`design.v`:
```
module uart_rx
  #(parameter CLKS_PER_BIT = 104)
  (
   input        i_Clock,
   input        i_Rst,
   input        i_Rx_Serial,
   output reg [15:0] o_Rx_Byte,
  output reg square_wave,
  output reg pin1,
  output  reg pin2
  );
  parameter s_IDLE         = 3'b000;
  parameter s_RX_START_BIT = 3'b001;
  parameter s_RX_DATA_BITS = 3'b010;
  parameter s_RX_STOP_BIT  = 3'b011;
  parameter s_CLEANUP      = 3'b100;
  reg  [7:0] data_check;
  reg [7:0] first_8bit;
  reg [7:0] second_8bit;
  reg           r_Rx_Data_R;
  reg           r_Rx_Data;
  reg [15:0]     r_Clock_Count;
  reg [4:0]     r_Bit_Index;  
  reg [15:0]     r_Rx_Byte;
  reg [2:0]     r_SM_Main;
wire [60:0] distZ = 61'hFFFFFFFFFFFFFF;
reg [23:0] counter;
reg toggle;
reg toggle_n;
wire [23:0] store;
wire [15:0] distA;
reg [15:0] distB;
reg stop;
reg [15:0] rpm;
assign distA =40*distZ;
assign store = (rpm == 16'd0) ? 24'hFFFFFF : (18 * 100000)/ rpm;
  always @(posedge i_Clock)
    begin
    if (i_Rst)
    begin
      r_Rx_Data_R <= 1'b1;
      r_Rx_Data   <= 1'b1;
      o_Rx_Byte   <= 16'd0;
      rpm         <= 16'd0;
      counter     <= 24'd0;
      toggle      <= 1'b1;
      distB       <= 16'd0;
      stop        <= 1'b0;
      square_wave <= 1'b1;
      pin1        <= 1'b0;
      pin2        <= 1'b0;
    end
    else
    begin
      r_Rx_Data_R <= i_Rx_Serial;
      r_Rx_Data   <= i_Rx_Serial;
     o_Rx_Byte[15:8] <= second_8bit;
     o_Rx_Byte[7:0] <= first_8bit;
     rpm <= {second_8bit, first_8bit};
toggle_n = toggle;
if (stop==0)
begin
counter <= counter + 1;
if (counter >= store )
begin
toggle_n = ~toggle;
toggle <= toggle_n;
counter<=0;
if (second_8bit[7] == 0)
begin
pin1 <= 0;
pin2 <= 1;
end
else
begin
pin1 <= 1;
pin2 <= 0;
end
if (toggle_n==0)
begin
distB <= distB +1;
end
end
if (distB ==distA)
begin
stop <= 1;
end
else
begin
square_wave <= toggle_n;
end
end
end
end
always @(posedge i_Clock)
begin
    if (i_Rst)
    begin
      r_SM_Main     <= s_IDLE;
      r_Clock_Count <= 16'd0;
      r_Bit_Index   <= 5'd0;
      r_Rx_Byte     <= 16'd0;
      data_check    <= 8'h00;
      first_8bit    <= 8'h00;
      second_8bit   <= 8'h00;
    end
    else
      case (r_SM_Main)
        s_IDLE :
          begin
            r_Clock_Count <= 0;
            r_Bit_Index   <= 0;
            if (r_Rx_Data == 1'b0)           
              r_SM_Main <= s_RX_START_BIT;
            else
              r_SM_Main <= s_IDLE;
          end
        s_RX_START_BIT :
          begin
            if (r_Clock_Count == (CLKS_PER_BIT-1)/2)
              begin
                if (r_Rx_Data == 1'b0)
                  begin
                    r_Clock_Count <= 0;   
                    r_SM_Main     <= s_RX_DATA_BITS;
                  end
                else
                  r_SM_Main <= s_IDLE;
              end
            else
              begin
                r_Clock_Count <= r_Clock_Count + 1;
                r_SM_Main     <= s_RX_START_BIT;
              end
          end  
        s_RX_DATA_BITS :
          begin
            if (r_Clock_Count < CLKS_PER_BIT-1)
              begin
                r_Clock_Count <= r_Clock_Count + 1;
                r_SM_Main     <= s_RX_DATA_BITS;
              end
            else
              begin
                r_Clock_Count          <= 0;
                r_Rx_Byte[r_Bit_Index] <= r_Rx_Data;
                if (r_Bit_Index < 8)
                  begin
                    r_Bit_Index <= r_Bit_Index + 1;
                    r_SM_Main   <= s_RX_DATA_BITS;
                  end
                else
                  begin
						 if (data_check == 8'h01)
						 begin
                   first_8bit <= r_Rx_Byte[7:0];
						 data_check <= 8'h00;
						 end
						 if (data_check == 8'h00)
						 begin
					second_8bit <= r_Rx_Byte[7:0];
						 data_check <= 8'h01;
						 end
                    r_Bit_Index <= 0;
                    r_SM_Main   <= s_RX_STOP_BIT;
                  end
              end
          end  
        s_RX_STOP_BIT :
          begin
            if (r_Clock_Count < CLKS_PER_BIT-1)
              begin
                r_Clock_Count <= r_Clock_Count + 1;
                r_SM_Main     <= s_RX_STOP_BIT;
              end
            else
              begin
                r_Clock_Count <= 0;
                r_SM_Main     <= s_CLEANUP;
              end
          end  
        s_CLEANUP :
          begin
            r_SM_Main <= s_IDLE;
          end
        default :
          r_SM_Main <= s_IDLE;
      endcase
    end
endmodule  
```
`run.sh`:
```
#!/bin/bash
# the make line also repeats each setting of config.mk as NAME=value (left out here)
make -C /OpenROAD-flow-scripts/flow DESIGN_CONFIG=/design/flow/config.mk WORK_HOME=/design/flow/orfs CLKGATE_MAP_FILE= finish
```
`config.mk`:
```
export PLATFORM = sky130hd
export DESIGN_NAME = uart_rx
export DESIGN_NICKNAME = uart_rx
export VERILOG_FILES = /design/flow/design.v
export SDC_FILE = /design/flow/constraint.sdc
export NUM_CORES = 4
export LEC_CHECK = 0
export CAP_MARGIN = 20
export CORE_MARGIN = 2
export CORE_UTILIZATION = 66
export SLEW_MARGIN = 20
```
`constraint.sdc`:
```
create_clock -name core_clock -period 76.2 [get_ports {i_Clock}]
set_input_delay 15.2400 -clock core_clock [delete_from_list [all_inputs] [get_ports {i_Clock}]]
set_output_delay 15.2400 -clock core_clock [all_outputs]
set_load 0.01 [all_outputs]
```
==> results.txt, run 1 <==
run results: final hold slack 0.4302 ns, final hold viol count 0, count leader, synth nor2_1, slowest CP cell a2111o_1, Setup Crit Path Kind reg -> reg, Top logic family AND-OR/OR-AND gates, Syn Inst Count 4321, DR vias/cell 6.896, chip area 47150 sq um, CTS tree built, yosys adder share 16.36%, buffers and inverters on the worst path 22, crit path max fanout 10, Tot GR Track Use 39.30%, area figure in the yosys stat output 29980 sq um, Remaining DRCs 0, Port Buf Inserts 21, antenna-violating nets left 0, dpl cell area 32910 sq um, worst hold path class reg -> reg, period utilization 97.56%, depth of the most critical reg-to-reg path 437, die width 217.1 microns, ys async rst share 0%, ANT cells 0, Syn Nets 4716, largest net degree at the start of global routing 76, FP Core Util 66.50%, outcome finished clean, row cnt 78, RSZ-0062 raised after global routing true, worst r2r src o_Rx_Byte[13]$_SDFF_PP0_, Worst Setup EP distB[15]$_SDFFE_PP0P_, WL final 111000 microns, vias 36600, initial antenna violation count 0, reg2reg setup slack 1.86 ns, clock slew at reported path FFs 0.07 ns, ys cells 4321, most area-hungry cell type in the Yosys netlist ha_1, Most Crowded Layer GR met2, Layout area overhead 26.25%, Post-Synth AOI/OAI Area 30.52%, Final nets 5090, Final Cell Area 37860 sq um, Worst path max stage delay 0.49 ns, most frequent cell on the critical path a21oi_2, Avg Cell Area, Syn 6.939 sq um, non-filler instance count after layout 5308, OpenROAD warning count 35, RR Endpoint distB[15]$_SDFFE_PP0P_, Critical path origin o_Rx_Byte[13]$_SDFF_PP0_, gp weighted congestion 1.032, ys flop type dfxtp_1, Max Cap Viol 0, Final setup violation count 0, Top cell area share 16.36%, first-pass GRT wire length 154700 microns, H-tree Lvls 4, total CTS buffers 17, vias in the first global route 31010, Max Clock Skew 0.01575 ns, Simple Share, Synth 28.20%, met3 Track Usage GR 5.157%, Mux area share 4.361%, initial drt markers 3943, top post-synthesis cells by count nor2_1 (489), ha_1 (392), a21oi_1 (385), nand2_1 (376), o21ai_0 (267), kind of start point of the critical path register, Seq share, synth 7.611%, Detailed Routing Iterations Pass 1 8, clock sink count 114, Post-synth EDFFs 0, CP required 76.48 ns, Setup crit end kind register, Final WS setup 1.861 ns, met1 GRT Util 52.17%, Worst Path Arrival 74.62 ns, Rel. slew slack 17.94%, DP HPWL 71830 microns, Unique cell types 116, clk latency late pin 0.43 ns, flops & latches, synth 114, CP delay by family, top AND-OR/OR-AND gates, io pins 22, shortest period the worst path allows 74.34 ns, FMAX 13.45 MHz, Synthesis Warnings 1, Hold Path Sink r_SM_Main[0]$_DFF_P_, xor/xnor share 8.930%, CTS Buffer Depth 2, M2 GR Usage 64.79%, dpl cells 5064, Slew @ Worst Pin 1.225 ns, Hold Path Depth 1, Post-synth area hogs ha_1 (16%), dfxtp_1 (7.6%), a21oi_1 (6.4%), nor2_1 (6.1%), xnor2_1 (4.9%), overflow left after global routing 0, Slew Viols, Final 0, Die Ht 217.1 microns, hold wc startpoint r_SM_Main[1]$_DFF_P_, core area 45090 sq um, Clock Tree Root clkbuf_16, Crit. path cell count 437, DR WL/cell 20.91 microns, DP Worst Slack -2.827 ns, mapped cell area 29980 sq um
per-layer routing:
| layer | vias to the layer above | wire length [microns] | share of wire, % |
|---|---|---|---|
| met5 | - | 0 | 0 |
| met4 | 0 | 6676 | 6.0 |
| met3 | 675 | 11130 | 10 |
| met2 | 2210 | 48910 | 44 |
| met1 | 16860 | 44250 | 40 |
| li1 | 16860 | - | - |
through the flow:
stage / util (%) / TNS (ns)
6_report: 83.96 / 0
4_1_cts: 75.60 / 0
3_3_place_gp: 72.99 / -20.60
5_1_grt: 83.96 / -80.79
2_1_floorplan: - / 0
3_5_place_dp: 72.99 / -101.38
repair_timing:
action / 4_1_cts / 5_1_grt
hold buffers: 0 / 0
endpoints found under the setup margin: 44 / 44
pin swaps: 32 / 279
setup buffers: 29 / 168
gates cloned: 3 / 13
resized: 67 / 484
final cells by class:
class / instances / area, sq um
Inverter: 182 / 683.2
Clock inverter: 15 / 163.9
Clock buffer: 17 / 425.4
Sequential cell: 114 / 2285
Timing Repair Buffer: 473 / 3925
Fill cell: 2910 / 7233
Multi-Input combinational cell: 3907 / 29620
Tap cell: 600 / 750.7
==> run 2, diff against run 1 <==
- ABC_AREA: not set -> 1
- CORE_UTILIZATION: 66 -> 72
- PLACE_DENSITY_LB_ADDON: not set -> 0.2
- clock period: 76.2 -> 76.3 ns (I/O delays scaled with it)
==> run 2 against run 1 <==
Compared with the run above:
- still clean
- wire length shrank 24%
- critical path depth grew 32
- die size decreased by 11%
- sequential share of layout area up 1.3 points
- setup slack improved by 4.7 ns
- critical path type unchanged
- largest cell class unchanged
==> results.txt, run 2 <==
run results: Crit. path cell count 469, CP required 76.60 ns, Synthesis Warnings 1, Max Cap Viol 0, total CTS buffers 17, Syn Inst Count 4924, mapped cell area 29070 sq um, final hold viol count 0, Die Ht 204.9 microns, Layout area overhead 6.982%, clock slew at reported path FFs 0.06 ns, Setup crit end kind register, Slew @ Worst Pin 1.189 ns, # hold bufs at CTS 0, Unique cell types 68, most area-hungry cell type in the Yosys netlist ha_1, Rel. slew slack 19.98%, H-tree Lvls 4, ys cells 4924, io pins 22, kind of start point of the critical path register, Post-synth area hogs ha_1 (17%), nand2_1 (15%), inv_1 (8.0%), dfxtp_1 (7.9%), a21oi_1 (7.4%), xor/xnor share 9.943%, buffers and inverters on the worst path 64, Critical path origin o_Rx_Byte[0]$_SDFF_PP0_, hold wc startpoint r_Clock_Count[3]$_SDFFE_PP0P_, final hold slack 0.4292 ns, core area 39820 sq um, vias in the first global route 29030, clock sink count 114, Hold Path Depth 1, reg2reg setup slack 6.56 ns, outcome finished clean, Worst Setup EP distB[15]$_SDFFE_PP0P_, die width 204.9 microns, count leader, synth nand2_1, CTS Buffer Depth 2, area figure in the yosys stat output 29070 sq um, Final nets 5350, Avg Cell Area, Syn 5.903 sq um, worst hold path class reg -> reg, gp weighted congestion 0.9977, yosys adder share 16.87%, Max Clock Skew 0.008682 ns, DR vias/cell 5.940, DR WL/cell 15.27 microns, antenna-violating nets left 0, worst r2r src o_Rx_Byte[0]$_SDFF_PP0_, vias 32630, Hold Path Sink r_Clock_Count[4]$_SDFFE_PP0P_, FMAX 14.34 MHz, crit path max fanout 39, Remaining DRCs 0, ys async rst share 0%, first-pass GRT wire length 133900 microns, row cnt 73, slowest CP cell o21ai_0, Tot GR Track Use 37.79%, Simple Share, Synth 34.53%, top post-synthesis cells by count nand2_1 (1156), inv_1 (618), a21oi_1 (432), ha_1 (392), nor2_1 (389), clk latency late pin 0.42 ns, Port Buf Inserts 21, Worst Path Arrival 70.04 ns, WL final 83870 microns, Top cell area share 16.87%, Top logic family simple AND/OR/NAND/NOR gates, non-filler instance count after layout 5493, Slew Viols, Final 0, CTS tree built, chip area 41990 sq um, RR Endpoint distB[15]$_SDFFE_PP0P_, Setup Crit Path Kind reg -> reg, period utilization 91.40%, dpl cells 5397, initial antenna violation count 0, Seq share, synth 7.851%, Mux area share 0.03444%, Clock Tree Root clkbuf_16, Detailed Routing Iterations Pass 1 7, most frequent cell on the critical path nand2_1, OpenROAD warning count 32, ys flop type dfxtp_1, FP Core Util 72.99%, overflow left after global routing 0, CP delay by family, top AND-OR/OR-AND gates, Post-Synth AOI/OAI Area 20.33%, Final setup violation count 0, Worst path max stage delay 0.44 ns, initial drt markers 2848, depth of the most critical reg-to-reg path 469, Post-synth EDFFs 0, Syn Nets 5319, largest net degree at the start of global routing 43, flops & latches, synth 114, ANT cells 0, DP HPWL 62450 microns, shortest period the worst path allows 69.74 ns
run 2: final cells by class:
type                    instances  area, sq um
well taps                     525        656.9
flip-flops and latches        114         2285
clock buffers                  20        446.7
repair inverters               13        70.07
inverters                     679         2625
multi-input cells            4038        24110
repair buffers                 92        750.7
clock inverters                12        155.1
fillers                      3326         8726
run 2: per-layer routing:
layer  routed length (microns)  GRT usage, %  up-vias
li1                          -             -    16560
met4                      3380         13.93        0
met1                     36120         49.13    14510
met5                         0             0        -
met2                     37980         64.26     1280
met3                      6388         4.104      284
run 2: stage by stage:
step                setup WS (ns)  TNS, ns  utilization [%]  area [sq um]
detailed placement         -1.131   -16.31            74.44         29640
global route              -0.4912   -1.810            78.09         31100
CTS                        0.1445        0            76.02         30270
floorplan                   6.384        0                -         29070
global placement            1.546        0            74.44         29640
finish                      6.561        0            78.09         31100
run 2: what timing repair did:
action	4_1_cts	5_1_grt
buffers inserted	0	46
gates resized	11	114
setup endpoints to repair	41	44
pin swaps	0	19
cloned	0	18
==> run 3, diff against run 2 <==
- CTS_CLUSTER_DIAMETER: not set -> 232
- CTS_CLUSTER_SIZE: not set -> 64
- clock period: 76.3 -> 60.5 ns (I/O delays scaled with it)
==> run 3 against run 2 <==
Compared with the run above:
- the flow now stops in global routing
- synthesized cell count stayed put
- synthesized area is the same
- die size did not move
==> results.txt, run 3 <==
run metrics: outcome stopped before the end, Fail Step global routing, Log Error [ERROR GRT-0232] Routing congestion too high. Check the congestion heatmap in the GUI., dpl cell area 31820 sq um, ys async rst share 0%, Simple Share, Synth 34.53%, Unique cell types 68, gp weighted congestion 1.071, FP Core Util 72.99%, H-tree Lvls 4, CTS Buffer Depth 2, Clock Tree Root clkbuf_16, row cnt 73, Post-Synth AOI/OAI Area 20.33%, Top logic family simple AND/OR/NAND/NOR gates, top post-synthesis cells by count nand2_1 (1156), inv_1 (618), a21oi_1 (432), ha_1 (392), nor2_1 (389), Syn Inst Count 4924, die width 204.9 microns, area figure in the yosys stat output 29070 sq um, flops & latches, synth 114, io pins 22, chip area 41990 sq um, ys cells 4924, total CTS buffers 17, count leader, synth nand2_1, # hold bufs at CTS 0, Die Ht 204.9 microns, Top cell area share 16.87%, Port Buf Inserts 21, Post-synth EDFFs 0, Synthesis Warnings 1, Tot GR Track Use 112.4%, DP HPWL 65920 microns, clock sink count 114, Seq share, synth 7.851%, xor/xnor share 9.943%, Syn Nets 5319, overflow left after global routing 6011, ys flop type dfxtp_1, yosys adder share 16.87%, Post-synth area hogs ha_1 (17%), nand2_1 (15%), inv_1 (8.0%), dfxtp_1 (7.9%), a21oi_1 (7.4%), core area 39820 sq um, Avg Cell Area, Syn 5.903 sq um, mapped cell area 29070 sq um, Mux area share 0.03444%, most area-hungry cell type in the Yosys netlist ha_1
-- run 3: layer usage --
metal / global-route usage [%] / GRT overflow
met1: 93.16 / 154
met2: 157.5 / 4817
met3: 85.38 / 149
met4: 119.9 / 862
met5: 70.83 / 29
-- run 3: repair_timing --
action | 4_1_cts
cloned | 6
pin swaps | 43
resized | 89
setup buffers | 51
setup endpoints to repair | 44
-- run 3: metrics by stage --
step           std cells  setup TNS, ns  setup slack (ns)
3_3_place_gp        5574         -12.77           -0.8459
4_1_cts             5661              0          0.006331
3_5_place_dp        5574         -97.48            -2.882
2_1_floorplan       4924         -31.20            -1.396
==> run 4, diff against run 3 <==
- CTS_CLUSTER_DIAMETER: 232 -> 307
- CTS_CLUSTER_SIZE: 64 -> not set
- clock period: 60.5 -> 58.9 ns (I/O delays scaled with it)
==> run 4 against run 3 <==
Compared with the run above:
- the run again fails in global routing
- synthesized area unchanged
- synthesized cell count unchanged
- die size unchanged
==> results.txt, run 4 <==
run metrics: outcome stopped before the end, Fail Step global routing, Log Error [ERROR GRT-0232] Routing congestion too high. Check the congestion heatmap in the GUI., H-tree Lvls 4, Clock Tree Root clkbuf_16, Post-synth EDFFs 0, Syn Inst Count 4924, Port Buf Inserts 21, count leader, synth nand2_1, mapped cell area 29070 sq um, Simple Share, Synth 34.53%, ys async rst share 0%, die width 204.9 microns, Tot GR Track Use 122.7%, Unique cell types 68, overflow left after global routing 8725, flops & latches, synth 114, ys flop type dfxtp_1, # hold bufs at CTS 0, top post-synthesis cells by count nand2_1 (1156), inv_1 (618), a21oi_1 (432), ha_1 (392), nor2_1 (389), Seq share, synth 7.851%, io pins 22, yosys adder share 16.87%, Post-synth area hogs ha_1 (17%), nand2_1 (15%), inv_1 (8.0%), dfxtp_1 (7.9%), a21oi_1 (7.4%), xor/xnor share 9.943%, total CTS buffers 17, Top logic family simple AND/OR/NAND/NOR gates, CTS Buffer Depth 2, row cnt 73, Syn Nets 5319, Die Ht 204.9 microns, Top cell area share 16.87%, Synthesis Warnings 1, core area 39820 sq um, ys cells 4924, Avg Cell Area, Syn 5.903 sq um, Post-Synth AOI/OAI Area 20.33%, gp weighted congestion 1.039, clock sink count 114, FP Core Util 72.99%, area figure in the yosys stat output 29070 sq um, DP HPWL 67280 microns, most area-hungry cell type in the Yosys netlist ha_1, Mux area share 0.03444%, chip area 41990 sq um
==> run 4: through the flow <==
step	setup WS, ns	TNS, ns	instance area [sq um]	instances
2_1_floorplan	-2.996	-101.60	30370	4924
3_3_place_gp	-0.3916	-1.302	32210	5628
3_5_place_dp	-2.570	-85.23	32210	5628
4_1_cts	0.009745	0	34210	5771
==> run 4: timing repair <==
item,in CTS
endpoints found under the setup margin,44
gates cloned,11
gates resized,131
pin swaps,95
buffers inserted,100
endpoints found under the hold margin,0
==> run 4: per-layer routing <==
layer  overflow  GRT usage [%]
met1        172          95.38
met2       7269          187.4
met3        200          86.81
met4       1045          125.1
met5         39          76.90
==> run 5, diff against run 4 <==
- ABC_AREA: 1 -> not set
- CAP_MARGIN: 20 -> 40
- CORE_ASPECT_RATIO: not set -> 0.62
- CORE_UTILIZATION: 72 -> 54
- CTS_CLUSTER_DIAMETER: 307 -> 355
- CTS_CLUSTER_SIZE: not set -> 69
- GPL_ROUTABILITY_DRIVEN: not set -> 0
- GPL_TIMING_DRIVEN: not set -> 0
- HOLD_SLACK_MARGIN: not set -> 0.01
- MAX_ROUTING_LAYER: not set -> met4
- MIN_ROUTING_LAYER: not set -> met1
- PLACE_DENSITY_LB_ADDON: 0.2 -> not set
- SETUP_SLACK_MARGIN: not set -> -0.97
- TNS_END_PERCENT: not set -> 90
- clock period: 58.9 -> 72.5 ns (I/O delays scaled with it)
==> run 5 against run 4 <==
Compared with the run above:
- synthesized area is 3.2% higher
- now fails the layout checks on negative setup slack
- synthesized cell count decreased by 12%
- die size up 37%
==> results.txt, run 5 <==
run results: Port Buf Inserts 21, largest net degree at the start of global routing 23, DR vias/cell 6.374, worst r2r src o_Rx_Byte[0]$_SDFF_PP0_, FMAX 12.25 MHz, row cnt 67, Avg Cell Area, Syn 6.939 sq um, Post-synth area hogs ha_1 (16%), dfxtp_1 (7.6%), a21oi_1 (6.4%), nor2_1 (6.1%), xnor2_1 (4.9%), depth of the most critical reg-to-reg path 479, final hold slack 0.4406 ns, Synthesis Warnings 1, DR WL/cell 19.79 microns, Crit. path cell count 479, Mux area share 4.361%, Slew @ Worst Pin 0.9575 ns, count leader, synth nor2_1, dpl cells 5081, slowest CP cell a2111o_1, Fail Reasons negative setup slack, most area-hungry cell type in the Yosys netlist ha_1, Max Clock Skew 0.01506 ns, antenna-violating nets left 0, chip area 57480 sq um, Post-synth EDFFs 0, xor/xnor share 8.930%, first-pass GRT wire length 164100 microns, Clock Tree Root clkbuf_16, reg2reg setup slack -9.16 ns, Seq share, synth 7.611%, Unique cell types 116, kind of start point of the critical path register, Post-Synth AOI/OAI Area 30.52%, RSZ-0062 raised after global routing true, RR Endpoint distB[15]$_SDFFE_PP0P_, Remaining DRCs 0, CTS Buffer Depth 2, ys cells 4321, Rel. slew slack 35.16%, Detailed Routing Iterations Pass 1 9, Simple Share, Synth 28.20%, Setup Crit Path Kind reg -> reg, Hold Path Sink r_SM_Main[0]$_DFF_P_, Worst Setup EP distB[15]$_SDFFE_PP0P_, Die Ht 189.5 microns, final hold viol count 0, period utilization 112.6%, Hold Path Depth 1, Syn Inst Count 4321, Worst Path Arrival 81.96 ns, die width 303.3 microns, clk latency late pin 0.43 ns, CP delay by family, top AND-OR/OR-AND gates, initial antenna violation count 2, outcome finished with violations, Setup TNS -383.04 ns, overflow left after global routing 0, OpenROAD warning count 36, vias 33880, # hold bufs at CTS 0, clock sink count 114, Worst path max stage delay 0.51 ns, FP Core Util 55.11%, top post-synthesis cells by count nor2_1 (489), ha_1 (392), a21oi_1 (385), nand2_1 (376), o21ai_0 (267), yosys adder share 16.36%, WL final 105200 microns, Tot GR Track Use 36.09%, Final nets 4971, Syn Nets 4716, shortest period the worst path allows 81.66 ns, CTS tree built, CP required 72.80 ns, non-filler instance count after layout 5316, Max Cap Viol 0, ys async rst share 0%, Critical path origin o_Rx_Byte[0]$_SDFF_PP0_, hold wc startpoint r_SM_Main[1]$_DFF_P_, core area 54410 sq um, Slew Viols, Final 0, Top cell area share 16.36%, clock slew at reported path FFs 0.06 ns, Setup crit end kind register, buffers and inverters on the worst path 66, Final setup violation count 44, Final WS setup -9.157 ns, Final Cell Area 36570 sq um, initial drt markers 3576, worst hold path class reg -> reg, dpl cell area 32900 sq um, most frequent cell on the critical path o21ai_1, ys flop type dfxtp_1, DP HPWL 79910 microns, mapped cell area 29980 sq um, H-tree Lvls 4, crit path max fanout 10, vias in the first global route 29660, Layout area overhead 21.95%, total CTS buffers 17, flops & latches, synth 114, io pins 22, area figure in the yosys stat output 29980 sq um, Top logic family AND-OR/OR-AND gates
[run 5: cell type report]
cell class	instances	area, sq um
antenna	3	7.507
buffer	120	1120
clock buffer	19	452.9
clock inverter	13	147.6
fill	4811	17840
inverter	182	691.9
multi-input combinational	3900	28890
sequential	114	2286
tap	724	905.9
timing repair buffer	241	2066
[run 5: per-layer routing]
metal	wire (microns)	global-route usage, %	vias to the layer above
met3	10760	7.126	95
met5	0	-	-
met1	54370	57.03	15780
met2	38800	46.96	1393
met4	1270	3.657	0
li1	-	-	16620
[run 5: timing repair]
item,4_1_cts,5_1_grt
setup endpoints to repair,44,44
gates resized,220,69
endpoints found under the hold margin,0,0
buffers inserted,136,62
cloned,1,0
pin swaps,123,99
[run 5: through the flow]
stage	setup WS (ns)	utilization [%]
after floorplan	-0.9276	-
after global placement	-16.62	59.91
after detailed placement	-16.05	60.47
after CTS	-7.365	65.64
after global routing	-13.95	67.21
final	-9.157	67.21
==> run 6, diff against run 5 <==
- ABC_AREA: not set -> 1
- CAP_MARGIN: 40 -> 5
- CELL_PAD_IN_SITES_GLOBAL_PLACEMENT: not set -> 3
- CORE_ASPECT_RATIO: 0.62 -> 1.44
- CORE_UTILIZATION: 54 -> 64
- CTS_CLUSTER_DIAMETER: 355 -> not set
- CTS_CLUSTER_SIZE: 69 -> 88
- GPL_ROUTABILITY_DRIVEN: 0 -> 1
- GPL_TIMING_DRIVEN: 0 -> 1
- HOLD_SLACK_MARGIN: 0.01 -> not set
- MAX_ROUTING_LAYER: met4 -> met5
- MIN_ROUTING_LAYER: met1 -> not set
- PLACE_DENSITY: not set -> 0.55
- SETUP_SLACK_MARGIN: -0.97 -> not set
- SLEW_MARGIN: 20 -> 10
- TNS_END_PERCENT: 90 -> not set
- clock period: 72.5 -> 130.0 ns (I/O delays scaled with it)
==> run 6 against run 5 <==
Compared with the run above:
- the flow now stops in global placement without I/O
- synthesized area fell by 3.1%
- synthesized cell count rose by 14%
- die size fell by 18%
==> results.txt, run 6 <==
run metrics: flops & latches, synth 114, Top cell area share 16.87%, Syn Inst Count 4924, row cnt 93, Log Error [ERROR GPL-0301] Utilization 162.600 % exceeds 100%., Mux area share 0.03444%, most area-hungry cell type in the Yosys netlist ha_1, ys cells 4924, xor/xnor share 9.943%, ys flop type dfxtp_1, core area 44800 sq um, Fail Step global placement without I/O, Seq share, synth 7.851%, Synthesis Warnings 1, ys async rst share 0%, Post-Synth AOI/OAI Area 20.33%, Top logic family simple AND/OR/NAND/NOR gates, Avg Cell Area, Syn 5.903 sq um, Post-synth area hogs ha_1 (17%), nand2_1 (15%), inv_1 (8.0%), dfxtp_1 (7.9%), a21oi_1 (7.4%), outcome stopped before the end, area figure in the yosys stat output 29070 sq um, Syn Nets 5319, yosys adder share 16.87%, Unique cell types 68, chip area 47170 sq um, top post-synthesis cells by count nand2_1 (1156), inv_1 (618), a21oi_1 (432), ha_1 (392), nor2_1 (389), mapped cell area 29070 sq um, die width 181.6 microns, Post-synth EDFFs 0, Simple Share, Synth 34.53%, FP Core Util 64.88%, count leader, synth nand2_1, Die Ht 259.7 microns
==> run 7, diff against run 6 <==
- CAP_MARGIN: 5 -> 20
- CELL_PAD_IN_SITES_GLOBAL_PLACEMENT: 3 -> not set
- CORE_ASPECT_RATIO: 1.44 -> not set
- CORE_UTILIZATION: 64 -> 72
- CTS_CLUSTER_SIZE: 88 -> not set
- GPL_ROUTABILITY_DRIVEN: 1 -> not set
- GPL_TIMING_DRIVEN: 1 -> not set
- MAX_ROUTING_LAYER: met5 -> met4
- PLACE_DENSITY: 0.55 -> not set
- SLEW_MARGIN: 10 -> 20
- clock period: 130.0 -> 58.6 ns (I/O delays scaled with it)
==> run 7 against run 6 <==
Compared with the run above:
- synthesized area stayed put
- the flow stops in global routing
- die size is 11% lower
- synthesized cell count unchanged
==> results.txt, run 7 <==
run metrics: outcome stopped before the end, Fail Step global routing, Log Error [ERROR GRT-0232] Routing congestion too high. Check the congestion heatmap in the GUI., overflow left after global routing 5754, Simple Share, Synth 34.53%, Syn Nets 5319, most area-hungry cell type in the Yosys netlist ha_1, Die Ht 204.9 microns, Seq share, synth 7.851%, CTS Buffer Depth 2, Syn Inst Count 4924, count leader, synth nand2_1, Mux area share 0.03444%, Unique cell types 68, flops & latches, synth 114, gp weighted congestion 1.013, core area 39820 sq um, Post-synth EDFFs 0, top post-synthesis cells by count nand2_1 (1156), inv_1 (618), a21oi_1 (432), ha_1 (392), nor2_1 (389), Clock Tree Root clkbuf_16, row cnt 73, chip area 41990 sq um, Synthesis Warnings 1, ys async rst share 0%, DP HPWL 67990 microns, dpl cells 5696, mapped cell area 29070 sq um, die width 204.9 microns, xor/xnor share 9.943%, Top cell area share 16.87%, Avg Cell Area, Syn 5.903 sq um, FP Core Util 72.99%, ys flop type dfxtp_1, io pins 22, Post-synth area hogs ha_1 (17%), nand2_1 (15%), inv_1 (8.0%), dfxtp_1 (7.9%), a21oi_1 (7.4%), total CTS buffers 17, yosys adder share 16.87%, Top logic family simple AND/OR/NAND/NOR gates, Port Buf Inserts 21, area figure in the yosys stat output 29070 sq um, # hold bufs at CTS 0, Post-Synth AOI/OAI Area 20.33%, ys cells 4924, clock sink count 114, H-tree Lvls 4, Tot GR Track Use 112.2%
## run 7: timing repair
item / 4_1_cts
resized: 152
endpoints found under the setup margin: 44
buffers inserted: 72
pin swaps: 96
cloned: 8
## run 7: stage by stage
| stage | util (%) | instance area [sq um] | setup WS, ns | TNS (ns) | hold slack [ns] |
|---|---|---|---|---|---|
| 2_1_floorplan | - | 30370 | -3.296 | -114.80 | 0.4026 |
| 4_1_cts | 87.16 | 34710 | 0.004412 | 0 | 0.4365 |
| 3_5_place_dp | 82.31 | 32780 | -2.862 | -95.87 | 0.4241 |
| 3_3_place_gp | 82.31 | 32780 | -0.5971 | -4.893 | 0.4185 |
## run 7: routing by layer
metal	GRT overflow	global-route usage [%]
met1	148	92.86
met2	4735	156.7
met3	148	82.69
met4	723	116.7
met5	-	-
==> run 8, diff against run 7 <==
- ABC_AREA: 1 -> not set
- CORE_UTILIZATION: 72 -> 71
- CTS_CLUSTER_SIZE: not set -> 51
- clock period: 58.6 -> 77.8 ns (I/O delays scaled with it)
==> run 8 against run 7 <==
Compared with the run above:
- synthesized cell count is 12% lower
- the run again fails in global routing
- synthesized area is 3.2% higher
- die size is 4.5% higher
==> results.txt, run 8 <==
run metrics: ys flop type dfxtp_1, Seq share, synth 7.611%, Syn Nets 4716, flops & latches, synth 114, area figure in the yosys stat output 29980 sq um, DP HPWL 71890 microns, xor/xnor share 8.930%, ys cells 4321, io pins 22, Top cell area share 16.36%, Port Buf Inserts 21, row cnt 75, yosys adder share 16.36%, most area-hungry cell type in the Yosys netlist ha_1, Post-synth EDFFs 0, Synthesis Warnings 1, FP Core Util 71.64%, chip area 43890 sq um, core area 41850 sq um, Simple Share, Synth 28.20%, dpl cell area 32610 sq um, count leader, synth nor2_1, ys async rst share 0%, gp weighted congestion 1.039, outcome stopped before the end, Mux area share 4.361%, H-tree Lvls 4, Die Ht 209.5 microns, Fail Step global routing, clock sink count 114, Post-synth area hogs ha_1 (16%), dfxtp_1 (7.6%), a21oi_1 (6.4%), nor2_1 (6.1%), xnor2_1 (4.9%), Post-Synth AOI/OAI Area 30.52%, die width 209.5 microns, Syn Inst Count 4321, CTS Buffer Depth 2, Avg Cell Area, Syn 6.939 sq um, Clock Tree Root clkbuf_16, mapped cell area 29980 sq um, top post-synthesis cells by count nor2_1 (489), ha_1 (392), a21oi_1 (385), nand2_1 (376), o21ai_0 (267), total CTS buffers 17, Unique cell types 116, Top logic family AND-OR/OR-AND gates
## run 8: repair_timing
action,4_1_cts
setup endpoints to repair,44
pin swaps,28
gates cloned,3
resized,69
setup buffers,44
hold endpoints to repair,0
hold buffers,0
## run 8: through the flow
| stage | cells | worst slack [ns] |
|---|---|---|
| 2_1_floorplan | 4321 | 0.03908 |
| 3_3_place_gp | 5002 | -1.240 |
| 3_5_place_dp | 5002 | -3.668 |
| 4_1_cts | 5081 | 0.03149 |
==> run 9, diff against run 8 <==
- ABC_AREA: not set -> 1
- CELL_PAD_IN_SITES_DETAIL_PLACEMENT: not set -> 0
- CORE_ASPECT_RATIO: not set -> 0.64
- CTS_CLUSTER_DIAMETER: not set -> 242
- CTS_CLUSTER_SIZE: 51 -> not set
- GPL_ROUTABILITY_DRIVEN: not set -> 0
- GPL_TIMING_DRIVEN: not set -> 1
- HOLD_SLACK_MARGIN: not set -> -0.08
- MIN_ROUTING_LAYER: not set -> met1
- PLACE_DENSITY_LB_ADDON: not set -> 0.24
- clock period: 77.8 -> 78.3 ns (I/O delays scaled with it)
==> run 9 against run 8 <==
Compared with the run above:
- now clean on timing, DRC and antenna
- synthesized cell count increased by 14%
- die size decreased by 2.9%
- synthesized area fell by 3.1%
==> results.txt, run 9 <==
run results: outcome finished clean, ys async rst share 0%, Syn Nets 5319, CTS Buffer Depth 2, slowest CP cell dfxtp_1, Syn Inst Count 4924, clk latency late pin 0.45 ns, Hold Path Depth 2, Seq share, synth 7.851%, Final Cell Area 31180 sq um, shortest period the worst path allows 72.50 ns, Worst Setup EP distB[15]$_SDFFE_PP0P_, Slew @ Worst Pin 0.8192 ns, yosys adder share 16.87%, Avg Cell Area, Syn 5.903 sq um, Final nets 5345, hold wc startpoint first_8bit[4]$_SDFFE_PP0P_, Unique cell types 68, flops & latches, synth 114, Layout area overhead 7.266%, vias in the first global route 29380, DP Worst Slack -1.190 ns, FMAX 13.79 MHz, Filler Cells Inserted 3250, Mux area share 0.03444%, Setup Crit Path Kind reg -> reg, overflow left after global routing 0, reg2reg setup slack 5.80 ns, Tot GR Track Use 41.74%, io pins 22, WL final 92660 microns, Worst path max stage delay 0.42 ns, Flop area 2283 sq um, Post-Synth AOI/OAI Area 20.33%, Setup crit end kind register, Top cell area share 16.87%, worst r2r src o_Rx_Byte[15]$_SDFF_PP0_, period utilization 92.60%, DR vias/cell 6.171, depth of the most critical reg-to-reg path 480, row cnt 59, core area 40530 sq um, DR WL/cell 16.81 microns, DP HPWL 67900 microns, Max Clock Skew 0.01676 ns, FP Core Util 71.72%, Detailed Routing Iterations Pass 1 7, Crit. path cell count 480, clock sink count 114, Post-synth area hogs ha_1 (17%), nand2_1 (15%), inv_1 (8.0%), dfxtp_1 (7.9%), a21oi_1 (7.4%), dpl cell area 29650 sq um, H-tree Lvls 4, most area-hungry cell type in the Yosys netlist ha_1, OpenROAD warning count 32, Worst Path Arrival 72.83 ns, Final WS setup 5.796 ns, most frequent cell on the critical path nand2_1, CP delay by family, top AND-OR/OR-AND gates, RR Endpoint distB[15]$_SDFFE_PP0P_, Critical path origin o_Rx_Byte[15]$_SDFF_PP0_, Clock Tree Root clkbuf_16, Simple Share, Synth 34.53%, xor/xnor share 9.943%, Post-synth EDFFs 0, count leader, synth nand2_1, die width 256.9 microns, total CTS buffers 17, final hold viol count 0, vias 34020, largest net degree at the start of global routing 43, ys cells 4924, logic area 24110 sq um, Remaining DRCs 0, area figure in the yosys stat output 29070 sq um, mapped cell area 29070 sq um, buffers and inverters on the worst path 65, non-filler instance count after layout 5513, initial drt markers 4952, crit path max fanout 39, Port Buf Inserts 21, chip area 42620 sq um, first-pass GRT wire length 145700 microns, initial antenna violation count 0, Hold Path Sink o_Rx_Byte[4]$_SDFF_PP0_, Synthesis Warnings 1, # hold bufs at CTS 0, Max Cap Viol 0, dpl cells 5418, Final setup violation count 0, CTS tree built, top post-synthesis cells by count nand2_1 (1156), inv_1 (618), a21oi_1 (432), ha_1 (392), nor2_1 (389), ys flop type dfxtp_1, Top logic family simple AND/OR/NAND/NOR gates, kind of start point of the critical path register, Die Ht 165.9 microns, clock slew at reported path FFs 0.06 ns, Slew Viols, Final 0, Rel. slew slack 44.81%, antenna-violating nets left 0, CP required 78.63 ns, worst hold path class reg -> reg
run 9: stage by stage:
| stage | util [%] | hold WS, ns | setup TNS, ns |
|---|---|---|---|
| floorplan | - | 0.4101 | 0 |
| detailed placement | 73.16 | 0.4227 | -16.16 |
| global placement | 73.16 | 0.4195 | 0 |
| finish | 76.94 | 0.4342 | 0 |
| global route | 76.93 | 0.4489 | -8.565 |
| CTS | 74.95 | 0.4333 | 0 |
run 9: what timing repair did:
action | CTS | global route
setup buffers | 0 | 42
resized | 9 | 118
endpoints found under the hold margin | 0 | 0
endpoints found under the setup margin | 44 | 44
pin swaps | 0 | 14
gates cloned | 1 | 19
run 9: layout make-up:
type                            count  share of cell area (%)
Antenna cell                        1                0.008026
Multi-Input combinational cell   4039                   77.34
Timing Repair Buffer               85                   2.279
Tap cell                          549                   2.203
Inverter                          679                   8.391
Sequential cell                   114                   7.323
Timing Repair inverter             14                  0.2488
Clock buffer                       18                   1.409
Clock inverter                     14                  0.7986
run 9: metal layers:
layer / global-route usage [%] / up-vias / part of all wire [%]
met5: - / - / 0
met1: 61.01 / 15080 / 45
met3: 11.49 / 274 / 15
li1: - / 16510 / -
met4: 8.544 / 0 / 2.2
met2: 56.17 / 2152 / 38
==> run 10, diff against run 9 <==
- CELL_PAD_IN_SITES_DETAIL_PLACEMENT: 0 -> not set
- CORE_ASPECT_RATIO: 0.64 -> not set
- CORE_UTILIZATION: 71 -> 62
- CTS_CLUSTER_DIAMETER: 242 -> 340
- CTS_CLUSTER_SIZE: not set -> 99
- GPL_ROUTABILITY_DRIVEN: 0 -> not set
- GPL_TIMING_DRIVEN: 1 -> not set
- HOLD_SLACK_MARGIN: -0.08 -> not set
- MAX_ROUTING_LAYER: met4 -> not set
- MIN_ROUTING_LAYER: met1 -> not set
- PLACE_DENSITY_LB_ADDON: 0.24 -> not set
- clock period: 78.3 -> 47.7 ns (I/O delays scaled with it)
==> run 10 against run 9 <==
Compared with the run above:
- the flow now stops in clock tree synthesis
- synthesized cell count stayed put
- synthesized area did not move
- die size increased by 14%
==> results.txt, run 10 <==
run metrics: Synthesis Warnings 1, ys cells 4924, Port Buf Inserts 21, FP Core Util 62.57%, ys async rst share 0%, Post-Synth AOI/OAI Area 20.33%, Die Ht 220.5 microns, chip area 48630 sq um, Avg Cell Area, Syn 5.903 sq um, Mux area share 0.03444%, Seq share, synth 7.851%, mapped cell area 29070 sq um, flops & latches, synth 114, io pins 22, die width 220.5 microns, core area 46460 sq um, ys flop type dfxtp_1, Top logic family simple AND/OR/NAND/NOR gates, Log Error [ERROR DPL-0038] Utilization greater than 100%, impossible to legalize, outcome stopped before the end, most area-hungry cell type in the Yosys netlist ha_1, Post-synth area hogs ha_1 (17%), nand2_1 (15%), inv_1 (8.0%), dfxtp_1 (7.9%), a21oi_1 (7.4%), yosys adder share 16.87%, Top cell area share 16.87%, Unique cell types 68, Post-synth EDFFs 0, Syn Nets 5319, Syn Inst Count 4924, DP HPWL 91810 microns, top post-synthesis cells by count nand2_1 (1156), inv_1 (618), a21oi_1 (432), ha_1 (392), nor2_1 (389), area figure in the yosys stat output 29070 sq um, gp weighted congestion 0.9971, xor/xnor share 9.943%, Fail Step clock tree synthesis, Simple Share, Synth 34.53%, row cnt 79, count leader, synth nand2_1
run 10: stage by stage:
stage                     setup TNS (ns)  cell area, sq um  util (%)  setup slack [ns]  instances
after detailed placement         -626.37             42320     91.09            -14.83       7035
after global placement           -442.08             42320     91.09            -10.50       7035
after floorplan                  -594.40             30370         -            -14.20       4924
==> run 11, diff against run 10 <==
- CORE_UTILIZATION: 62 -> 72
- CTS_CLUSTER_DIAMETER: 340 -> 377
- CTS_CLUSTER_SIZE: 99 -> 50
- MAX_ROUTING_LAYER: not set -> met4
- PLACE_DENSITY_LB_ADDON: not set -> 0.2
- clock period: 47.7 -> 60.0 ns (I/O delays scaled with it)
==> run 11 against run 10 <==
Compared with the run above:
- the run fails in global routing
- synthesized cell count stayed put
- synthesized area stayed put
- die size is 14% lower
==> results.txt, run 11 <==
run metrics: chip area 41990 sq um, Die Ht 204.9 microns, count leader, synth nand2_1, Syn Inst Count 4924, top post-synthesis cells by count nand2_1 (1156), inv_1 (618), a21oi_1 (432), ha_1 (392), nor2_1 (389), Top logic family simple AND/OR/NAND/NOR gates, Tot GR Track Use 118.5%, Post-synth area hogs ha_1 (17%), nand2_1 (15%), inv_1 (8.0%), dfxtp_1 (7.9%), a21oi_1 (7.4%), CTS Buffer Depth 2, clock sink count 114, Top cell area share 16.87%, DP HPWL 66210 microns, Seq share, synth 7.851%, H-tree Lvls 4, Synthesis Warnings 1, area figure in the yosys stat output 29070 sq um, most area-hungry cell type in the Yosys netlist ha_1, die width 204.9 microns, gp weighted congestion 1.078, overflow left after global routing 7232, io pins 22, Syn Nets 5319, Post-Synth AOI/OAI Area 20.33%, core area 39820 sq um, total CTS buffers 17, Simple Share, Synth 34.53%, Unique cell types 68, mapped cell area 29070 sq um, ys flop type dfxtp_1, row cnt 73, Clock Tree Root clkbuf_16, yosys adder share 16.87%, FP Core Util 72.99%, ys async rst share 0%, Log Error [ERROR GRT-0232] Routing congestion too high. Check the congestion heatmap in the GUI., Fail Step global routing, flops & latches, synth 114, Mux area share 0.03444%, dpl cell area 32030 sq um, Port Buf Inserts 21, Avg Cell Area, Syn 5.903 sq um, Post-synth EDFFs 0, xor/xnor share 9.943%, outcome stopped before the end, ys cells 4924
## run 11: through the flow
stage	worst slack, ns	std cells	util (%)
floorplan	-1.896	4924	-
global placement	-0.5245	5599	80.44
detailed placement	-2.978	5599	80.44
CTS	0.02563	5706	84.19
## run 11: what timing repair did
action / 4_1_cts
pin swaps: 52
cloned: 9
setup buffers: 67
setup endpoints to repair: 44
hold buffers: 0
gates resized: 82
## run 11: metal layers
layer	GRT overflow	track usage (%)
met1	195	94.59
met2	6016	172.1
met3	232	87.31
met4	789	118.2
met5	-	-
==> run 12, diff against run 11 <==
- ABC_AREA: 1 -> not set
- CORE_UTILIZATION: 72 -> 70
- CTS_CLUSTER_DIAMETER: 377 -> 260
- CTS_CLUSTER_SIZE: 50 -> not set
- MAX_ROUTING_LAYER: met4 -> not set
- PLACE_DENSITY_LB_ADDON: 0.2 -> not set
- clock period: 60.0 -> 70.6 ns (I/O delays scaled with it)
==> run 12 against run 11 <==
Compared with the run above:
- the flow again stops in global routing
- die size rose by 6.0%
- synthesized area up 3.2%
- synthesized cell count down 12%
==> results.txt, run 12 <==
run metrics: Clock Tree Root clkbuf_16, yosys adder share 16.36%, dpl cells 5181, outcome stopped before the end, Die Ht 211.0 microns, Seq share, synth 7.611%, Port Buf Inserts 21, Syn Inst Count 4321, die width 211.0 microns, ys async rst share 0%, gp weighted congestion 1.051, Mux area share 4.361%, Simple Share, Synth 28.20%, total CTS buffers 17, ys cells 4321, row cnt 75, Unique cell types 116, Top cell area share 16.36%, Syn Nets 4716, FP Core Util 71.16%, area figure in the yosys stat output 29980 sq um, most area-hungry cell type in the Yosys netlist ha_1, H-tree Lvls 4, flops & latches, synth 114, clock sink count 114, Fail Step global routing, overflow left after global routing 2230, CTS Buffer Depth 2, top post-synthesis cells by count nor2_1 (489), ha_1 (392), a21oi_1 (385), nand2_1 (376), o21ai_0 (267), io pins 22, Synthesis Warnings 1, Tot GR Track Use 96.99%, count leader, synth nor2_1, Top logic family AND-OR/OR-AND gates, core area 42130 sq um, Post-synth area hogs ha_1 (16%), dfxtp_1 (7.6%), a21oi_1 (6.4%), nor2_1 (6.1%), xnor2_1 (4.9%), Log Error [ERROR GRT-0232] Routing congestion too high. Check the congestion heatmap in the GUI., mapped cell area 29980 sq um, Post-synth EDFFs 0, Avg Cell Area, Syn 6.939 sq um, dpl cell area 34830 sq um, Post-Synth AOI/OAI Area 30.52%, chip area 44510 sq um, DP HPWL 79460 microns, ys flop type dfxtp_1, xor/xnor share 8.930%
run 12: timing repair:
item / CTS
pin swaps: 131
gates resized: 166
setup buffers: 117
hold buffers: 0
cloned: 5
setup endpoints to repair: 44
run 12: routing by layer:
metal	overflow	GRT usage [%]
met5	4	62.51
met4	522	107.1
met3	50	81.59
met2	1592	117.0
met1	62	89.41
run 12: through the flow:
stage	setup WS (ns)	hold slack [ns]	TNS (ns)	utilization [%]
after floorplan	-2.164	0.3945	-76.02	-
after global placement	-1.031	0.4064	-33.89	82.67
after detailed placement	-3.121	0.4088	-125.01	82.67
after CTS	0.0005898	0.4302	0	88.35
==> run 13, diff against run 12 <==
- ABC_AREA: not set -> 1
- CORE_UTILIZATION: 70 -> 72
- CTS_CLUSTER_DIAMETER: 260 -> 364
- HOLD_SLACK_MARGIN: not set -> -0.09
- PLACE_DENSITY_LB_ADDON: not set -> 0.2
- clock period: 70.6 -> 60.3 ns (I/O delays scaled with it)
==> run 13 against run 12 <==
Compared with the run above:
- die size down 5.6%
- the run again fails in global routing
- synthesized area shrank 3.1%
- synthesized cell count is 14% higher
==> results.txt, run 13 <==
run metrics: count leader, synth nand2_1, Tot GR Track Use 115.7%, area figure in the yosys stat output 29070 sq um, most area-hungry cell type in the Yosys netlist ha_1, io pins 22, Synthesis Warnings 1, gp weighted congestion 1.070, Syn Nets 5319, Clock Tree Root clkbuf_16, # hold bufs at CTS 0, DP HPWL 66760 microns, ys async rst share 0%, dpl cells 5584, Seq share, synth 7.851%, Log Error [ERROR GRT-0232] Routing congestion too high. Check the congestion heatmap in the GUI., Top cell area share 16.87%, Top logic family simple AND/OR/NAND/NOR gates, mapped cell area 29070 sq um, Mux area share 0.03444%, ys flop type dfxtp_1, Avg Cell Area, Syn 5.903 sq um, core area 39820 sq um, yosys adder share 16.87%, Simple Share, Synth 34.53%, Post-Synth AOI/OAI Area 20.33%, Unique cell types 68, H-tree Lvls 4, CTS Buffer Depth 2, outcome stopped before the end, Post-synth area hogs ha_1 (17%), nand2_1 (15%), inv_1 (8.0%), dfxtp_1 (7.9%), a21oi_1 (7.4%), FP Core Util 72.99%, Port Buf Inserts 21, top post-synthesis cells by count nand2_1 (1156), inv_1 (618), a21oi_1 (432), ha_1 (392), nor2_1 (389), total CTS buffers 17, Fail Step global routing, die width 204.9 microns, chip area 41990 sq um, ys cells 4924, flops & latches, synth 114, Post-synth EDFFs 0, Syn Inst Count 4924, xor/xnor share 9.943%, clock sink count 114, Die Ht 204.9 microns, row cnt 73, overflow left after global routing 6904
run 13: repair_timing:
action / 4_1_cts
gates cloned: 8
setup endpoints to repair: 44
gates resized: 110
pin swaps: 69
setup buffers: 86
run 13: stage by stage:
stage | cell area (sq um) | setup slack (ns)
3_5_place_dp | 31910 | -3.490
2_1_floorplan | 30370 | -1.596
3_3_place_gp | 31910 | -0.6744
4_1_cts | 33770 | 0.02602
run 13: per-layer routing:
layer | global-route usage (%) | overflow
met5 | 73.21 | 14
met3 | 84.97 | 124
met2 | 168.8 | 5746
met1 | 93.32 | 121
met4 | 120.8 | 899
==> run 14, diff against run 13 <==
- ABC_AREA: 1 -> not set
- CORE_ASPECT_RATIO: not set -> 1.27
- CORE_MARGIN: 2 -> 10
- CORE_UTILIZATION: 72 -> 40
- CTS_CLUSTER_DIAMETER: 364 -> 101
- CTS_CLUSTER_SIZE: not set -> 17
- HOLD_SLACK_MARGIN: -0.09 -> not set
- PLACE_DENSITY_LB_ADDON: 0.2 -> 0.01
- clock period: 60.3 -> 100.0 ns (I/O delays scaled with it)
==> run 14 against run 13 <==
Compared with the run above:
- now clean on timing, DRC and antenna
- synthesized cell count fell by 12%
- synthesized area up 3.2%
- die size up 110%
==> results.txt, run 14 <==
run results: outcome finished clean, yosys adder share 16.36%, Setup Crit Path Kind reg -> reg, DR vias/cell 5.949, met3 routed wirelength 2832 microns, FMAX 11.00 MHz, logic area 26730 sq um, ys flop type dfxtp_1, Synthesis Warnings 1, Detailed Routing Iterations Pass 1 5, Avg Cell Area, Syn 6.939 sq um, slowest CP cell or4_1, Simple Share, Synth 28.20%, Syn Inst Count 4321, highest routed layer met4, Top logic family AND-OR/OR-AND gates, Filler Cells Inserted 7912, met2 wire length 51710 microns, H-tree Lvls 4, most frequent cell on the critical path o21ai_0, Setup TNS 0 ns, gp weighted congestion 0.9217, CP required 100.28 ns, CTS Buffer Depth 2, Rel. slew slack 31.29%, period utilization 90.95%, antenna-violating nets left 0, io pins 22, reg2reg setup slack 9.05 ns, OpenROAD warning count 32, Final nets 4683, mapped cell area 29980 sq um, Final setup violation count 0, flops & latches, synth 114, xor/xnor share 8.930%, Slew Viols, Final 0, clock slew at reported path FFs 0.06 ns, Remaining DRCs 0, Setup crit end kind register, Die Ht 328.5 microns, total CTS buffers 17, CP delay by family, top AND-OR/OR-AND gates, Tot GR Track Use 22.74%, Port Buf Inserts 21, DR WL/cell 19.57 microns, Worst Setup EP distB[15]$_SDFFE_PP0P_, Flop area 2286 sq um, largest net degree at the start of global routing 76, Post-synth EDFFs 0, count leader, synth nor2_1, DP HPWL 80590 microns, Slew @ Worst Pin 1.024 ns, final hold viol count 0, worst hold path class reg -> reg, kind of start point of the critical path register, Seq share, synth 7.611%, initial drt markers 2092, initial antenna violation count 0, Max Clock Skew 0.01447 ns, Post-synth area hogs ha_1 (16%), dfxtp_1 (7.6%), a21oi_1 (6.4%), nor2_1 (6.1%), xnor2_1 (4.9%), row cnt 113, hold wc startpoint r_SM_Main[1]$_DFF_P_, Worst path max stage delay 0.55 ns, dpl cells 5241, shortest period the worst path allows 90.95 ns, Layout Utilization 43.10%, first-pass GRT wire length 163000 microns, Clock Tree Root clkbuf_16, RSZ-0062 raised after global routing false, most area-hungry cell type in the Yosys netlist ha_1, # hold bufs at CTS 0, Mux area share 4.361%, clock sink count 114, ANT cells 0, worst r2r src o_Rx_Byte[1]$_SDFF_PP0_, RR Endpoint distB[15]$_SDFFE_PP0P_, CTS tree built, Top cell area share 16.36%, core area 74510 sq um, Critical path origin o_Rx_Byte[1]$_SDFF_PP0_, Worst Path Arrival 91.23 ns, vias in the first global route 30200, chip area 86390 sq um, ys cells 4321, Syn Nets 4716, clk latency late pin 0.43 ns, depth of the most critical reg-to-reg path 433, M1 WL 45160 microns, Hold Path Depth 1, non-filler instance count after layout 5278, top post-synthesis cells by count nor2_1 (489), ha_1 (392), a21oi_1 (385), nand2_1 (376), o21ai_0 (267), Crit. path cell count 433, WL final 103300 microns, Max Cap Viol 0, crit path max fanout 37, buffers and inverters on the worst path 15, vias 31400, Post-Synth AOI/OAI Area 30.52%, Hold Path Sink r_SM_Main[0]$_DFF_P_, Layout area overhead 7.107%, overflow left after global routing 0, area figure in the yosys stat output 29980 sq um, ys async rst share 0%, FP Core Util 40.24%, die width 262.9 microns, Unique cell types 116
run 14: per-layer routing:
layer | GRT usage [%] | vias up
li1 | - | 16040
met1 | 27.06 | 14560
met2 | 42.61 | 616
met3 | 1.327 | 182
met4 | 7.455 | 0
met5 | 0 | -
run 14: layout make-up:
cell class	count	area share [%]
multi-input cells	3901	83.24
clock buffers	17	1.325
clock inverters	15	0.5338
repair buffers	72	1.855
inverters	182	2.127
well taps	977	3.806
flip-flops and latches	114	7.118
run 14: per-stage QoR:
stage               area [sq um]  hold slack (ns)  setup WS (ns)
floorplan                  29980           0.3945          13.68
global placement           31270           0.4153          5.290
detailed placement         31270           0.4110          3.706
CTS                        31860           0.4351          3.329
global route               32110           0.4419        0.08792
finish                     32110           0.4304          9.053
run 14: repair_timing:
item,CTS,global route
gates resized,0,51
setup endpoints to repair,0,44
setup buffers,0,4
==> run 15, diff against run 14 <==
- CORE_ASPECT_RATIO: 1.27 -> not set
- CORE_MARGIN: 10 -> 2
- CORE_UTILIZATION: 40 -> 58
- CTS_CLUSTER_DIAMETER: 101 -> not set
- CTS_CLUSTER_SIZE: 17 -> not set
- PLACE_DENSITY_LB_ADDON: 0.01 -> not set
- clock period: 100.0 -> 57.0 ns (I/O delays scaled with it)
==> run 15 against run 14 <==
Compared with the run above:
- the run now fails in global routing
- die size down 38%
- synthesized cell count unchanged
- synthesized area unchanged
==> results.txt, run 15 <==
run metrics: Seq share, synth 7.611%, total CTS buffers 17, mapped cell area 29980 sq um, Post-Synth AOI/OAI Area 30.52%, flops & latches, synth 114, xor/xnor share 8.930%, Die Ht 231.4 microns, die width 231.4 microns, row cnt 83, count leader, synth nor2_1, Tot GR Track Use 88.54%, Syn Nets 4716, most area-hungry cell type in the Yosys netlist ha_1, DP HPWL 97830 microns, ys flop type dfxtp_1, top post-synthesis cells by count nor2_1 (489), ha_1 (392), a21oi_1 (385), nand2_1 (376), o21ai_0 (267), yosys adder share 16.36%, clock sink count 114, Log Error [ERROR GRT-0116] Global routing finished with congestion. Check the congestion regions in the DRC Viewer., FP Core Util 58.56%, outcome stopped before the end, Clock Tree Root clkbuf_16, core area 51200 sq um, Unique cell types 116, Post-synth area hogs ha_1 (16%), dfxtp_1 (7.6%), a21oi_1 (6.4%), nor2_1 (6.1%), xnor2_1 (4.9%), H-tree Lvls 4, Mux area share 4.361%, Top logic family AND-OR/OR-AND gates, ys cells 4321, Syn Inst Count 4321, io pins 22, Fail Step global routing, Simple Share, Synth 28.20%, area figure in the yosys stat output 29980 sq um, chip area 53530 sq um, Top cell area share 16.36%, gp weighted congestion 1.071, Post-synth EDFFs 0, # hold bufs at CTS 0, overflow left after global routing 792, Avg Cell Area, Syn 6.939 sq um, CTS Buffer Depth 2, Synthesis Warnings 1, Port Buf Inserts 21, ys async rst share 0%
run 15: what timing repair did:
| action | CTS |
|---|---|
| endpoints found under the setup margin | 44 |
| gates cloned | 2 |
| gates resized | 384 |
| setup buffers | 340 |
| pin swaps | 385 |
run 15: per-layer routing:
layer / global-route usage [%] / GRT overflow
met5: 53.31 / 5
met2: 102.3 / 503
met3: 77.66 / 20
met1: 85.02 / 15
met4: 93.93 / 249
run 15: per-stage QoR:
stage / setup slack (ns) / cells / instance area (sq um)
3_5_place_dp: -16.37 / 6529 / 44060
2_1_floorplan: -15.76 / 4321 / 31750
3_3_place_gp: -13.83 / 6529 / 44060
4_1_cts: -13.51 / 6900 / 49080
==> run 16, diff against run 15 <==
- CELL_PAD_IN_SITES_GLOBAL_PLACEMENT: not set -> 0
- CORE_ASPECT_RATIO: not set -> 1.29
- CORE_UTILIZATION: 58 -> 15
- CTS_CLUSTER_SIZE: not set -> 64
- GPL_ROUTABILITY_DRIVEN: not set -> 0
- PLACE_DENSITY_LB_ADDON: not set -> 0.11
- SETUP_SLACK_MARGIN: not set -> 5.0
- SLEW_MARGIN: 20 -> 5
- TNS_END_PERCENT: not set -> 40
- clock period: 57.0 -> 93.5 ns (I/O delays scaled with it)
==> run 16 against run 15 <==
Compared with the run above:
- the run now finishes clean
- synthesized cell count unchanged
- synthesized area did not move
- die size rose to 3.8 times the previous value
==> results.txt, run 16 <==
run results: buffers and inverters on the worst path 23, reg2reg setup slack 11.69 ns, Layout Utilization 18.12%, Max Clock Skew 0.02167 ns, Unique cell types 116, ys async rst share 0%, met3 Track Usage GR 0.7958%, Worst Path Arrival 82.12 ns, Port Buf Inserts 21, Slew Viols, Final 0, Syn Nets 4716, FP Core Util 15.07%, xor/xnor share 8.930%, Setup Crit Path Kind reg -> reg, flops & latches, synth 114, Max Cap Viol 0, vias 32090, Top logic family AND-OR/OR-AND gates, clock slew at reported path FFs 0.06 ns, Most Crowded Layer GR met2, Crit. path cell count 442, Hold Path Depth 1, largest net degree at the start of global routing 75, Remaining DRCs 0, Simple Share, Synth 28.20%, CP required 93.81 ns, met1 GRT Util 14.67%, worst hold path class reg -> reg, OpenROAD warning count 32, Worst path max stage delay 0.62 ns, antenna-violating nets left 0, DR vias/cell 4.549, yosys adder share 16.36%, ys flop type dfxtp_1, first-pass GRT wire length 203200 microns, slowest CP cell or4_1, clock sink count 114, Avg Cell Area, Syn 6.939 sq um, core area 199000 sq um, CTS Buffer Depth 2, RSZ-0062 raised after global routing false, crit path max fanout 27, CP delay by family, top AND-OR/OR-AND gates, hold wc startpoint r_SM_Main[1]$_DFF_P_, Layout area overhead 20.23%, initial drt markers 1309, kind of start point of the critical path register, # hold bufs at CTS 0, Post-synth EDFFs 0, Synthesis Warnings 1, Slew @ Worst Pin 1.133 ns, DP Worst Slack -0.7027 ns, Clock Tree Root clkbuf_16, Tot GR Track Use 12.89%, most area-hungry cell type in the Yosys netlist ha_1, Hold Path Sink r_SM_Main[0]$_DFF_P_, Die Ht 511.8 microns, WL final 136200 microns, final hold viol count 0, Setup crit end kind register, die width 397.6 microns, CTS tree built, Syn Inst Count 4321, Detailed Routing Iterations Pass 1 5, Post-Synth AOI/OAI Area 30.52%, shortest period the worst path allows 81.81 ns, overflow left after global routing 0, M2 GR Usage 25.87%, Top cell area share 16.36%, Final setup violation count 0, total CTS buffers 17, ANT cells 0, DP HPWL 108800 microns, mapped cell area 29980 sq um, count leader, synth nor2_1, Post-synth area hogs ha_1 (16%), dfxtp_1 (7.6%), a21oi_1 (6.4%), nor2_1 (6.1%), xnor2_1 (4.9%), period utilization 87.50%, initial antenna violation count 1, top post-synthesis cells by count nor2_1 (489), ha_1 (392), a21oi_1 (385), nand2_1 (376), o21ai_0 (267), DR WL/cell 19.30 microns, area figure in the yosys stat output 29980 sq um, depth of the most critical reg-to-reg path 442, RR Endpoint distB[11]$_SDFFE_PP0P_, Seq share, synth 7.611%, worst r2r src o_Rx_Byte[0]$_SDFF_PP0_, Rel. slew slack 24.00%, io pins 22, outcome finished clean, chip area 203500 sq um, H-tree Lvls 4, Final WS setup 11.69 ns, Mux area share 4.361%, row cnt 186, Final nets 4804, ys cells 4321, vias in the first global route 32240, FMAX 12.22 MHz, Worst Setup EP distB[11]$_SDFFE_PP0P_, Critical path origin o_Rx_Byte[0]$_SDFF_PP0_, clk latency late pin 0.47 ns
==> run 16: layout make-up <==
cell class	instances	area [sq um]
well taps	2632	3293
clock inverters	15	150.1
fillers	22790	162900
inverters	182	695.7
clock buffers	17	425.4
multi-input cells	3902	27610
repair buffers	192	1587
flip-flops and latches	114	2287
==> run 16: metrics by stage <==
stage	instance area (sq um)	hold slack [ns]	TNS, ns	instances
floorplan	29980	0.3945	0	4321
global placement	33750	0.4011	0	6949
detailed placement	33750	0.4030	-5.659	6949
CTS	34710	0.4186	0	6997
global route	36050	0.4371	0	7054
finish	36050	0.4142	0	7054
==> run 16: per-layer routing <==
layer | vias to the layer above | wire length [microns] | share of wire, %
li1 | 16230 | - | -
met2 | 350 | 75440 | 55
met3 | 102 | 1905 | 1.4
met4 | 0 | 2208 | 1.6
met5 | - | 0 | 0
met1 | 15410 | 56610 | 42
==> run 16: timing repair <==
action                                  CTS  global route
buffers inserted                         15            55
endpoints found under the setup margin   44            44
pin swaps                                 6            51
cloned                                    1             2
resized                                  68           219
